==> flow/design.v (excerpt) <==
module axi_slave #(
    parameter AXI_ID_WD   = 2,
    parameter AXI_DATA_WD = 32,
    parameter AXI_ADDR_WD = 32,
    parameter AXI_STRB_WD = 4
    )(
    input                      S_AXI_ACLK,
    input                      S_AXI_ARESETN,
    input  [AXI_ADDR_WD-1 : 0] S_AXI_AWADDR,
    input  [AXI_ID_WD-1   : 0] S_AXI_AWID,
    input  [1 : 0]             S_AXI_AWBURST,
    input  [2 : 0]             S_AXI_AWSIZE,
    input  [7 : 0]             S_AXI_AWLEN,
    input                      S_AXI_AWVALID,
    output                     S_AXI_AWREADY,
    input  [AXI_DATA_WD-1 : 0] S_AXI_WDATA,
    input  [AXI_STRB_WD-1 : 0] S_AXI_WSTRB,
    input                      S_AXI_WLAST,
    input                      S_AXI_WVALID,
    output                     S_AXI_WREADY,
    output [AXI_ID_WD-1   : 0] S_AXI_BID,
    output [1 : 0]             S_AXI_BRESP,
    output                     S_AXI_BVALID,
    input                      S_AXI_BREADY,
    input  [AXI_ADDR_WD-1 : 0] S_AXI_ARADDR,
    input  [AXI_ID_WD-1   : 0] S_AXI_ARID,
    input  [1 : 0]             S_AXI_ARBURST,
    input  [2 : 0]             S_AXI_ARSIZE,
    input  [7 : 0]             S_AXI_ARLEN,
    input                      S_AXI_ARVALID,
    output                     S_AXI_ARREADY,
    output [AXI_DATA_WD-1 : 0] S_AXI_RDATA,
    output                     S_AXI_RLAST,
    output [AXI_ID_WD-1   : 0] S_AXI_RID,
    output [1 : 0]             S_AXI_RRESP,
    output                     S_AXI_RVALID,
    input                      S_AXI_RREADY
    );
Size in the first run: roughly 4500 cells after synthesis, roughly 2100 flip-flops, ~180 I/O pins, roughly 86000 µm² of cells after synthesis.
clock: 4.74 ns
lec_check: 0
cap_margin: 35
cell_pad_in_sites_detail_placement: 2
cell_pad_in_sites_global_placement: 1
core_aspect_ratio: 1.42
core_margin: 4
core_utilization: 23
cts_cluster_size: 67
gpl_routability_driven: 1
gpl_timing_driven: 1
min_routing_layer: met2
place_density_lb_addon: 0.21
setup_slack_margin: 1.13
slew_margin: 20
run.sh (not shown) runs the stock make flow with config.mk's settings and CLKGATE_MAP_FILE=.
The first run finished but failed the layout checks on negative setup slack.
Change:
==> flow/config.mk (replaced) <==
export PLATFORM = sky130hd
export DESIGN_NAME = axi_slave
export DESIGN_NICKNAME = axi_slave
export VERILOG_FILES = /design/flow/design.v
export SDC_FILE = /design/flow/constraint.sdc
export NUM_CORES = 4
export LEC_CHECK = 0
export CAP_MARGIN = 20
export CELL_PAD_IN_SITES_DETAIL_PLACEMENT = 2
export CELL_PAD_IN_SITES_GLOBAL_PLACEMENT = 3
export CORE_ASPECT_RATIO = 1.28
export CORE_MARGIN = 2
export CORE_UTILIZATION = 64
export PLACE_DENSITY_LB_ADDON = 0.18
export SLEW_MARGIN = 20
==> flow/constraint.sdc (replaced) <==
create_clock -name core_clock -period 9.0 [get_ports {S_AXI_ACLK}]
set_input_delay 1.8000 -clock core_clock [delete_from_list [all_inputs] [get_ports {S_AXI_ACLK}]]
set_output_delay 1.8000 -clock core_clock [all_outputs]
set_load 0.01 [all_outputs]
The changed run did not get past detailed placement (3_5_place_dp).
Die area shrinks by 64%.
Area after synthesis is unchanged.
Synthesized cell count does not change.
Change:
--- a/flow/config.mk
+++ b/flow/config.mk
@@ -9,3 +9,2 @@
-export CELL_PAD_IN_SITES_DETAIL_PLACEMENT = 2
-export CELL_PAD_IN_SITES_GLOBAL_PLACEMENT = 3
-export CORE_ASPECT_RATIO = 1.28
+export CELL_PAD_IN_SITES_DETAIL_PLACEMENT = 0
+export CELL_PAD_IN_SITES_GLOBAL_PLACEMENT = 0
@@ -13,2 +12,2 @@
-export CORE_UTILIZATION = 64
-export PLACE_DENSITY_LB_ADDON = 0.18
+export CORE_UTILIZATION = 62
+export PLACE_DENSITY = 0.5
==> flow/constraint.sdc (replaced) <==
create_clock -name core_clock -period 6.09 [get_ports {S_AXI_ACLK}]
set_input_delay 1.2180 -clock core_clock [delete_from_list [all_inputs] [get_ports {S_AXI_ACLK}]]
set_output_delay 1.2180 -clock core_clock [all_outputs]
set_load 0.01 [all_outputs]
=> With this change the flow finished clean; die area climbs by a few percent; area after synthesis is unchanged; synthesized cell count stays the same.
Change:
--- a/flow/config.mk
+++ b/flow/config.mk
@@ -10 +10 @@
-export CELL_PAD_IN_SITES_GLOBAL_PLACEMENT = 0
+export CELL_PAD_IN_SITES_GLOBAL_PLACEMENT = 1
@@ -12 +12,2 @@
-export CORE_UTILIZATION = 62
+export CORE_UTILIZATION = 54
+export CTS_CLUSTER_SIZE = 99
==> flow/constraint.sdc (replaced) <==
create_clock -name core_clock -period 3.31 [get_ports {S_AXI_ACLK}]
set_input_delay 0.6620 -clock core_clock [delete_from_list [all_inputs] [get_ports {S_AXI_ACLK}]]
set_output_delay 0.6620 -clock core_clock [all_outputs]
set_load 0.01 [all_outputs]
With this change the flow finished with negative setup slack left.
Die area is higher by about a fifth.
Synthesized area stays the same.
Clock skew is higher by 0.015 ns.
Change:
--- a/flow/config.mk
+++ b/flow/config.mk
@@ -9,2 +8,0 @@
-export CELL_PAD_IN_SITES_DETAIL_PLACEMENT = 0
-export CELL_PAD_IN_SITES_GLOBAL_PLACEMENT = 1
@@ -12,3 +10,3 @@
-export CORE_UTILIZATION = 54
-export CTS_CLUSTER_SIZE = 99
-export PLACE_DENSITY = 0.5
+export CORE_UTILIZATION = 72
+export CTS_CLUSTER_SIZE = 40
+export SETUP_SLACK_MARGIN = 1.29
==> flow/constraint.sdc (replaced) <==
create_clock -name core_clock -period 5.1 [get_ports {S_AXI_ACLK}]
set_input_delay 1.0200 -clock core_clock [delete_from_list [all_inputs] [get_ports {S_AXI_ACLK}]]
set_output_delay 1.0200 -clock core_clock [all_outputs]
set_load 0.01 [all_outputs]
Outcome:
- The new run completed, yet does not pass: negative setup slack
- design area falls by a few percent
- non-clock buffer count falls by 319
- die size falls by a quarter to a third
- global-route usage rises by 11 points
- synthesized area is unchanged
- setup slack improved by 0.93 ns
- clock-buffer cell count rises by 5
- power falls by a quarter to a third
- synthesized cell count does not change
Change:
--- a/flow/config.mk
+++ b/flow/config.mk
@@ -8,0 +9,2 @@
+export CELL_PAD_IN_SITES_DETAIL_PLACEMENT = 0
+export CELL_PAD_IN_SITES_GLOBAL_PLACEMENT = 4
@@ -10,3 +12,2 @@
-export CORE_UTILIZATION = 72
-export CTS_CLUSTER_SIZE = 40
-export SETUP_SLACK_MARGIN = 1.29
+export CORE_UTILIZATION = 47
+export CTS_CLUSTER_SIZE = 15
==> flow/constraint.sdc (replaced) <==
create_clock -name core_clock -period 4.31 [get_ports {S_AXI_ACLK}]
set_input_delay 0.8620 -clock core_clock [delete_from_list [all_inputs] [get_ports {S_AXI_ACLK}]]
set_output_delay 0.8620 -clock core_clock [all_outputs]
set_load 0.01 [all_outputs]
Result:
- The new run reached the layout checks and failed them: negative setup slack
- routed wire length came out lower by 6.3%
- via count came out lower by 8.5%
- non-clock buffer count came out higher by 356

---

== garnet ==
Starting RTL as in the previous note.
clock: 4.76 ns
lec_check: 0
cap_margin: 10
cell_pad_in_sites_detail_placement: 0
cell_pad_in_sites_global_placement: 0
core_margin: 2
core_utilization: 72
cts_cluster_diameter: 88
cts_cluster_size: 15
place_density: 0.61
slew_margin: 20
garnet finished every stage; the final checks, however, were not passed, the failures being negative setup slack.
Input-level comparison between indigo and garnet:
--- a/flow/config.mk
+++ b/flow/config.mk
@@ -7,3 +7,3 @@
 export LEC_CHECK = 0
-export CAP_MARGIN = 10
+export CAP_MARGIN = 20
 export CELL_PAD_IN_SITES_DETAIL_PLACEMENT = 0
@@ -12,5 +12,4 @@
 export CORE_UTILIZATION = 72
-export CTS_CLUSTER_DIAMETER = 88
-export CTS_CLUSTER_SIZE = 15
-export PLACE_DENSITY = 0.61
+export CTS_CLUSTER_DIAMETER = 103
+export PLACE_DENSITY = 0.5
 export SLEW_MARGIN = 20
### Flow results
As for a clean layout from indigo and garnet, there is none.
A slowest stage cell on the critical path of sky130_fd_sc_hd__mux4_2 is what garnet shows, while sky130_fd_sc_hd__edfxtp_1 belongs to indigo.
Looking at worst setup path endpoint, the S_AXI_RDATA[8] result is from indigo; the S_AXI_RDATA[23] one comes from garnet.
Diff garnet -> indigo | power spent charging and discharging nets | up by more than 10%
Summed instance area of the synthesized netlist across indigo and garnet: no real change.
Re number of cells on the worst reg-to-reg path: no difference whatsoever between garnet and indigo.
indigo: worst hold slack lower than garnet
Sort indigo and garnet by final period utilization asc -> top: garnet
Compared to garnet, indigo has source-to-sink clock delay at the later pin of the worst-skew pair 0.05 ns higher.
diff inputs: indigo => sierra
--- a/flow/config.mk
+++ b/flow/config.mk
@@ -7,3 +7,3 @@
 export LEC_CHECK = 0
-export CAP_MARGIN = 20
+export CAP_MARGIN = 15
 export CELL_PAD_IN_SITES_DETAIL_PLACEMENT = 0
@@ -12,4 +12,7 @@
 export CORE_UTILIZATION = 72
-export CTS_CLUSTER_DIAMETER = 103
-export PLACE_DENSITY = 0.5
+export CTS_CLUSTER_SIZE = 51
+export GPL_ROUTABILITY_DRIVEN = 1
+export MIN_ROUTING_LAYER = met1
+export SETUP_SLACK_MARGIN = -0.26
 export SLEW_MARGIN = 20
+export TNS_END_PERCENT = 65
Findings:
- None of the runs sierra and indigo ends with a clean layout.
- sierra had finished all stages when the layout checks came back failing, citing negative setup slack.
- sierra ends up with lower total power draw than indigo does.
- Detailed-route wire length up 0.89% in sierra wrt indigo
- In terms of global-route usage, indigo and sierra differ only marginally.
- sierra against indigo: final setup skew went down by 0.0044 ns, non-clock buffer instance count of the final layout went down by 3.2%, critical path depth went up by 1.
Edits applied to the flow inputs when going from sierra to quartz:
--- a/flow/config.mk
+++ b/flow/config.mk
@@ -7,3 +7,3 @@
 export LEC_CHECK = 0
-export CAP_MARGIN = 15
+export CAP_MARGIN = 5
 export CELL_PAD_IN_SITES_DETAIL_PLACEMENT = 0
@@ -12,7 +12,9 @@
 export CORE_UTILIZATION = 72
-export CTS_CLUSTER_SIZE = 51
+export CTS_CLUSTER_DIAMETER = 110
+export CTS_CLUSTER_SIZE = 15
 export GPL_ROUTABILITY_DRIVEN = 1
+export HOLD_SLACK_MARGIN = -0.1
 export MIN_ROUTING_LAYER = met1
 export SETUP_SLACK_MARGIN = -0.26
-export SLEW_MARGIN = 20
+export SLEW_MARGIN = 40
 export TNS_END_PERCENT = 65
--- outcome ---
Comparing violation tally from detailed-route iteration zero for quartz and sierra, the bigger number came from sierra. Compared with sierra, in quartz total design power -about 8%, combinational gate area now sits higher. Every stage of quartz finished as expected; the final checks, on the other hand, flagged negative setup slack, which means the layout fails.
Power figures rest on the tool's default switching activity, not on a simulated workload.
